## juniper
// enc_bundler_top
module enc_bundler_top(
	input  wire 						clk,
	input  wire 						nrst,
	input  wire 						bundling_features,
	input  wire [617-1:0]	bits_to_bundle,
	output logic 						encoded_bit
	);
clock: 6.28 ns
lec_check: 0
abc_area: 1
cap_margin: 20
cell_pad_in_sites_global_placement: 0
core_aspect_ratio: 0.54
core_margin: 2
core_utilization: 72
cts_cluster_diameter: 222
gpl_routability_driven: 1
gpl_timing_driven: 1
max_routing_layer: met5
place_density_lb_addon: 0.02
setup_slack_margin: 1.78
slew_margin: 20
tns_end_percent: 60
run.sh (not shown) runs the stock make flow with config.mk's settings and CLKGATE_MAP_FILE=.
juniper did not finish: a tool error stopped it during 3_5_place_dp.
Input changes introduced in quartz (baseline for comparison: juniper):
# juniper
export LEC_CHECK = 0
export ABC_AREA = 1
export CAP_MARGIN = 20
export CELL_PAD_IN_SITES_GLOBAL_PLACEMENT = 0
export CORE_ASPECT_RATIO = 0.54
export CORE_MARGIN = 2
export CORE_UTILIZATION = 72
export CTS_CLUSTER_DIAMETER = 222
export GPL_ROUTABILITY_DRIVEN = 1
export GPL_TIMING_DRIVEN = 1
export MAX_ROUTING_LAYER = met5
export PLACE_DENSITY_LB_ADDON = 0.02
export SETUP_SLACK_MARGIN = 1.78
export SLEW_MARGIN = 20
export TNS_END_PERCENT = 60
create_clock -name core_clock -period 6.28 [get_ports {clk}]
# quartz
export LEC_CHECK = 0
export CAP_MARGIN = 20
export CORE_MARGIN = 2
export CORE_UTILIZATION = 66
export CTS_CLUSTER_SIZE = 72
export SLEW_MARGIN = 20
create_clock -name core_clock -period 10.1 [get_ports {clk}]
- quartz failed in 3_2_place_iop with PPL-0024.
- Row effective utilization at floorplan: quartz lower / juniper higher
- Comparing quartz and juniper, net count entering floorplan is higher on juniper.
- Looking at synthesized cell count, quartz sits 2.1% lower than juniper does.
- Where area after synthesis is concerned, juniper is outperformed by quartz.
- Vertical die dimension for quartz is higher than for juniper.
- quartz vs juniper — yosys stat chip area dropped slightly
- Against juniper, quartz comes in 35 lower on number of standard cells reported by yosys.
- The fraction of the yosys area taken by sequential cells of quartz and that of juniper are within noise of each other.
- Delta (quartz minus juniper): die area increased by 2000 sq um relative to the old numbers, area share of xor/xnor cells in the synthesized design did not really move.
What garnet does differently from quartz at the input level:
# quartz
export LEC_CHECK = 0
export CAP_MARGIN = 20
export CORE_MARGIN = 2
export CORE_UTILIZATION = 66
export CTS_CLUSTER_SIZE = 72
export SLEW_MARGIN = 20
create_clock -name core_clock -period 10.1 [get_ports {clk}]
# garnet
export LEC_CHECK = 0
export CAP_MARGIN = 20
export CORE_MARGIN = 2
export CORE_UTILIZATION = 56
export SLEW_MARGIN = 20
create_clock -name core_clock -period 6.53 [get_ports {clk}]
[summary]
[flow] garnet | stages: complete | final checks: fail | reason: negative setup slack
As far as register bit count reported by yosys goes, garnet and quartz are indistinguishable; the numbers are identical.
| die height | garnet vs quartz | 8.4% higher |
NOTE horizontal extent of the die quartz->garnet increased by a little under 10%
Diff quartz..garnet | number of unique standard cell types used by synthesis | unchanged
In the reports for garnet and quartz, the smaller die size belongs to quartz.
Share of flip-flops with an asynchronous set or reset: quartz vs garnet identical
Compared with quartz, in garnet number of core rows rose 8.6%; area of the core region saw an increase.

---

build 51:
The RTL this note starts from:
==> flow/design.v <==
module enc_bundler(
	input wire 						bundling_features,
    input wire [617-1:0]	bits_to_bundle,
    output wire 					thresholded_bit
    );
	localparam integer ENCODING_BIT_THR = 6;
    logic [1:0] tree_add_lvl_0	[0:307];
    wire  [2:0] tree_add_lvl_1	[0:153];
    wire  [3:0] tree_add_lvl_2	[0:76];
    wire  [4:0] tree_add_lvl_3	[0:38];
    wire  [5:0] tree_add_lvl_4	[0:18];
    wire  [6:0] tree_add_lvl_5	[0:9];
    wire  [7:0] tree_add_lvl_6	[0:4];
    wire  [8:0] tree_add_lvl_7	[0:1];
    wire  [9:0] tree_add_lvl_8;
    wire  [9:0] accumulated_sum;
	always_comb begin
			for (int i = 0; i < 308; i++ ) begin
			  tree_add_lvl_0[i] = bits_to_bundle[2*i] + bits_to_bundle[(2*i)+1];
			end
	end
    for (genvar i = 0; i < 154; i++ ) begin
      assign tree_add_lvl_1[i] = tree_add_lvl_0[2*i] + tree_add_lvl_0[(2*i)+1];
    end
    for (genvar i = 0; i < 77; i++ ) begin
      assign tree_add_lvl_2[i] = tree_add_lvl_1[2*i] + tree_add_lvl_1[(2*i)+1];
    end
    for (genvar i = 0; i < 38; i++ ) begin
      assign tree_add_lvl_3[i] = tree_add_lvl_2[2*i] + tree_add_lvl_2[(2*i)+1];
    end
    assign tree_add_lvl_3[38] = tree_add_lvl_2[76] + bits_to_bundle[616];
    for (genvar i = 0; i < 19; i++ ) begin
      assign tree_add_lvl_4[i] = tree_add_lvl_3[2*i] + tree_add_lvl_3[(2*i)+1];
    end
    for (genvar i = 0; i < 9; i++ ) begin
      assign tree_add_lvl_5[i] = tree_add_lvl_4[2*i] + tree_add_lvl_4[(2*i)+1];
    end
    assign tree_add_lvl_5[9] = tree_add_lvl_4[18] + tree_add_lvl_3[38];
    for (genvar i = 0; i < 5; i++ ) begin
      assign tree_add_lvl_6[i] = tree_add_lvl_5[2*i] + tree_add_lvl_5[(2*i)+1];
    end
    for (genvar i = 0; i < 2; i++ ) begin
      assign tree_add_lvl_7[i] = tree_add_lvl_6[2*i] + tree_add_lvl_6[(2*i)+1];
    end
    assign tree_add_lvl_8 = tree_add_lvl_7[0] + tree_add_lvl_7[1];
    assign accumulated_sum = tree_add_lvl_8 + tree_add_lvl_6[4]; 
    assign thresholded_bit = (accumulated_sum > ENCODING_BIT_THR) ? 1'b1 : 1'b0;
endmodule  
module enc_bundler_top(
	input  wire 						clk,
	input  wire 						nrst,
	input  wire 						bundling_features,
	input  wire [617-1:0]	bits_to_bundle,
	output logic 						encoded_bit
	);
	wire thresholded_bit;
	enc_bundler ENC_BUNDLER(
		.bundling_features					(bundling_features),
		.bits_to_bundle						(bits_to_bundle),
		.thresholded_bit					(thresholded_bit)
	);
	always_ff @(posedge clk or negedge nrst) begin
		if (!nrst) begin
			encoded_bit <= 1'b0;
		end
		else if (bundling_features) begin
			encoded_bit <= thresholded_bit;
		end
		else begin
			encoded_bit <= encoded_bit;
		end
	end
endmodule
clock: 6.53 ns
lec_check: 0
cap_margin: 20
core_aspect_ratio: 0.5
core_margin: 2
core_utilization: 58
cts_cluster_diameter: 316
cts_cluster_size: 63
gpl_routability_driven: 0
place_density: 0.6
slew_margin: 25
[flow] build 51 | stages: complete | final checks: fail | reason: setup timing
diff inputs: build 51 => build 60
Settings: CORE_ASPECT_RATIO no longer set, was 0.5; CORE_UTILIZATION now 65, was 58; CTS_CLUSTER_SIZE now 48, was 63; PLACE_DENSITY no longer set, was 0.6; GPL_ROUTABILITY_DRIVEN no longer set, was 0; SLEW_MARGIN now 20, was 25; CTS_CLUSTER_DIAMETER no longer set, was 316; the clock period (ns, I/O delays scaled along) now 10.9, was 6.53.
Findings:
Build 60 never completed; the flow aborted with a tool error in I/O pin placement. The flow for build 51 finished, though final verification flagged setup timing. Looking at die span in y, build 60 sits above build 51. Between build 60 and build 51, the difference in fraction of registers with async set/reset is negligible. Width of the die went down by more than a quarter going from build 51 to build 60. Measured against build 60, the floorplan core area of build 51 comes out at 1.14 times the reference value. Diff build 60 and build 51: chip area lower in build 60. Build 60 -> build 51: synthesized area divided by synthesized cell count delta 0, exact match.
> inputs changed (build 60 -> build 58)
Settings: changing CTS_CLUSTER_SIZE from 48 to 50; setting SETUP_SLACK_MARGIN to 0.59 for the first time; changing CORE_UTILIZATION from 65 to 56; setting TNS_END_PERCENT to 5 for the first time; changing the clock period (ns, I/O delays scaled along) from 10.9 to 6.53.
--- outcome ---
- Build 58 ends up with a starting density of the core that is 9.7 points lower than in build 60.
- Re synthesized instance count: no difference whatsoever between build 60 and build 58.
- As far as tally of unique sky130hd cells used after synthesis goes, build 58 and build 60 are indistinguishable; the numbers are identical.
- Build 60 -> build 58: cell count listed in synth_stat.txt delta 0, exact match
- Diff build 60 -> build 58: share of flip-flops with an asynchronous set or reset after synthesis has remained practically unchanged; full die area rose by about 16%; vertical die dimension went up 7.5%; placeable core region shows an increase of about 17%.
- In build 58 the implementation completed, yet the final layout does not meet the checks, the culprit being setup timing.
